==> flow/design.v (excerpt) <==
module ahb_lite_fir_filter(
    input clk,
          n_rst,
    input logic hsel,
    input logic [3:0] haddr,
    input logic hsize,
    input logic [1:0] htrans,
    input logic hwrite,
    input logic [15:0] hwdata,
    output logic [15:0] hrdata,
    output logic hresp
);
logic [15:0] fir_out, sample_data, fir_coefficient;
logic [1:0] coefficient_num;
logic processed, err, modwait, data_ready, new_coefficient_set, load_coeff, clear_new_coefficient;
ahb_lite_slave AHB (.clk(clk), 
                    .n_rst(n_rst),
                    .fir_out(fir_out),
                    .modwait(modwait),
                    .err(err),
                    .sample_data(sample_data),
                    .data_ready(data_ready),
                    .fir_coefficient(fir_coefficient),
                    .new_coefficient_set(new_coefficient_set),
                    .coefficient_num(coefficient_num),
                    .clear_new_coefficient(clear_new_coefficient),
                    .hsel(hsel),
                    .htrans(htrans),
                    .haddr(haddr),
                    .hsize(hsize),
                    .hwrite(hwrite),
                    .hwdata(hwdata),
                    .hrdata(hrdata),
                    .hresp(hresp),
                    .processed(processed));
coefficient_loader CFL  (.clk(clk),
                        .n_reset(n_rst),
                        .new_coefficient_set(new_coefficient_set),
                        .modwait(modwait),
                        .load_coeff(load_coeff),
                        .coefficient_num(coefficient_num),
                        .clear_new_coefficient(clear_new_coefficient));
  ...
Size in the first run: about 3500 cells after synthesis, roughly 420 flip-flops, about 0.032 mm2 of cells after synthesis.
clock: 10.0 ns
lec_check: 0
cap_margin: 20
core_margin: 2
core_utilization: 72
slew_margin: 20
run.sh (not shown) runs the stock make flow with config.mk's settings and CLKGATE_MAP_FILE=.
Next try:
- CORE_UTILIZATION: 72 -> 40
After rerunning: Die size increases by well over a third. Maximum frequency increases slightly. Sequential power is about the same. Synthesized cell count does not change.
Next try:
- CELL_PAD_IN_SITES_GLOBAL_PLACEMENT: not set -> 0
- CORE_UTILIZATION: 40 -> 72
- CTS_CLUSTER_SIZE: not set -> 29
- GPL_ROUTABILITY_DRIVEN: not set -> 1
- GPL_TIMING_DRIVEN: not set -> 1
- MAX_ROUTING_LAYER: not set -> met5
- PLACE_DENSITY_LB_ADDON: not set -> 0.21
- SLEW_MARGIN: 20 -> 35
- clock period: 10.0 -> 4.76 ns (I/O delays scaled with it)
- With this change the flow failed in global routing (5_1_grt), error GRT-0116
- area after synthesis does not change
- die area drops by 44%
- synthesized cell count stays the same
Next try:
- CELL_PAD_IN_SITES_GLOBAL_PLACEMENT: 0 -> not set
- CORE_UTILIZATION: 72 -> 64
- CTS_CLUSTER_SIZE: 29 -> not set
- GPL_ROUTABILITY_DRIVEN: 1 -> not set
- GPL_TIMING_DRIVEN: 1 -> not set
- MAX_ROUTING_LAYER: met5 -> not set
- PLACE_DENSITY_LB_ADDON: 0.21 -> not set
- SLEW_MARGIN: 35 -> 20
- clock period: 4.76 -> 7.84 ns (I/O delays scaled with it)
This time the run finished but failed the layout checks on negative setup slack. Area after synthesis stays the same. Synthesized cell count does not change. Die size is higher by roughly a tenth.

ahb_lite_fir_filter again, from the RTL that the note above started with.
clock: 3.74 ns
lec_check: 0
cap_margin: 20
cell_pad_in_sites_global_placement: 0
core_aspect_ratio: 0.98
core_margin: 2
core_utilization: 72
cts_cluster_size: 29
gpl_routability_driven: 1
gpl_timing_driven: 1
max_routing_layer: met5
place_density_lb_addon: 0.21
setup_slack_margin: -0.31
slew_margin: 35
The baseline aborted during 5_1_grt.
==> next run, changes <==
==> flow/config.mk (replaced) <==
export PLATFORM = sky130hd
export DESIGN_NAME = ahb_lite_fir_filter
export DESIGN_NICKNAME = ahb_lite_fir_filter
export VERILOG_FILES = /design/flow/design.v
export SDC_FILE = /design/flow/constraint.sdc
export NUM_CORES = 4
export LEC_CHECK = 0
export CAP_MARGIN = 20
export CORE_MARGIN = 2
export CORE_UTILIZATION = 58
export SLEW_MARGIN = 20
==> flow/constraint.sdc (replaced) <==
create_clock -name core_clock -period 4.86 [get_ports {clk}]
set_input_delay 0.9720 -clock core_clock [delete_from_list [all_inputs] [get_ports {clk}]]
set_output_delay 0.9720 -clock core_clock [all_outputs]
set_load 0.01 [all_outputs]
With this change the flow completed and failed the layout checks on setup timing.
Synthesized area does not change.
Die size rises by 24%.
Synthesized cell count stays the same.
==> next run, changes <==
--- a/flow/config.mk
+++ b/flow/config.mk
@@ -7,5 +7,10 @@
 export LEC_CHECK = 0
+export ABC_AREA = 1
 export CAP_MARGIN = 20
 export CORE_MARGIN = 2
-export CORE_UTILIZATION = 58
+export CORE_UTILIZATION = 72
+export CTS_CLUSTER_DIAMETER = 151
+export CTS_CLUSTER_SIZE = 95
+export SETUP_SLACK_MARGIN = 1.18
 export SLEW_MARGIN = 20
+export TNS_END_PERCENT = 5
==> flow/constraint.sdc (replaced) <==
create_clock -name core_clock -period 5.56 [get_ports {clk}]
set_input_delay 1.1120 -clock core_clock [delete_from_list [all_inputs] [get_ports {clk}]]
set_output_delay 1.1120 -clock core_clock [all_outputs]
set_load 0.01 [all_outputs]
=> This time the run stopped in 5_1_grt; area after synthesis went up by 1.3%; die area falls by 18%; synthesized cell count goes up by 24%.
==> next run, changes <==
==> flow/config.mk (replaced) <==
export PLATFORM = sky130hd
export DESIGN_NAME = ahb_lite_fir_filter
export DESIGN_NICKNAME = ahb_lite_fir_filter
export VERILOG_FILES = /design/flow/design.v
export SDC_FILE = /design/flow/constraint.sdc
export NUM_CORES = 4
export LEC_CHECK = 0
export CAP_MARGIN = 20
export CORE_MARGIN = 2
export CORE_UTILIZATION = 40
export SLEW_MARGIN = 20
==> flow/constraint.sdc (replaced) <==
create_clock -name core_clock -period 12.0 [get_ports {clk}]
set_input_delay 2.4000 -clock core_clock [delete_from_list [all_inputs] [get_ports {clk}]]
set_output_delay 2.4000 -clock core_clock [all_outputs]
set_load 0.01 [all_outputs]
Effect:
- This time the run completed without violations
- die area rose by 76%
- synthesized cell count fell by 20%
- synthesized area falls by 1.3%
==> next run, changes <==
--- a/flow/config.mk
+++ b/flow/config.mk
@@ -7,5 +7,12 @@
 export LEC_CHECK = 0
+export ABC_AREA = 1
 export CAP_MARGIN = 20
 export CORE_MARGIN = 2
-export CORE_UTILIZATION = 40
+export CORE_UTILIZATION = 71
+export CTS_CLUSTER_DIAMETER = 243
+export CTS_CLUSTER_SIZE = 15
+export HOLD_SLACK_MARGIN = 0.29
+export MAX_ROUTING_LAYER = met4
+export PLACE_DENSITY_LB_ADDON = 0.01
+export SETUP_SLACK_MARGIN = 1.61
 export SLEW_MARGIN = 20
==> flow/constraint.sdc (replaced) <==
create_clock -name core_clock -period 5.56 [get_ports {clk}]
set_input_delay 1.1120 -clock core_clock [delete_from_list [all_inputs] [get_ports {clk}]]
set_output_delay 1.1120 -clock core_clock [all_outputs]
set_load 0.01 [all_outputs]
This time the run ended with an error in 5_1_grt.
Die size decreases by well over a third.
Synthesized area is higher slightly.
Synthesized cell count is higher by a quarter to a third.
==> next run, changes <==
--- a/flow/config.mk
+++ b/flow/config.mk
@@ -13,6 +13,4 @@
 export CTS_CLUSTER_SIZE = 15
-export HOLD_SLACK_MARGIN = 0.29
 export MAX_ROUTING_LAYER = met4
 export PLACE_DENSITY_LB_ADDON = 0.01
-export SETUP_SLACK_MARGIN = 1.61
 export SLEW_MARGIN = 20
==> flow/constraint.sdc (replaced) <==
create_clock -name core_clock -period 7.84 [get_ports {clk}]
set_input_delay 1.5680 -clock core_clock [delete_from_list [all_inputs] [get_ports {clk}]]
set_output_delay 1.5680 -clock core_clock [all_outputs]
set_load 0.01 [all_outputs]
What happened: Now the flow finished with setup timing left. Area after synthesis is unchanged. Die size does not change. Synthesized cell count stays the same.
No activity file was given, so power comes from the tool's default toggle rates.
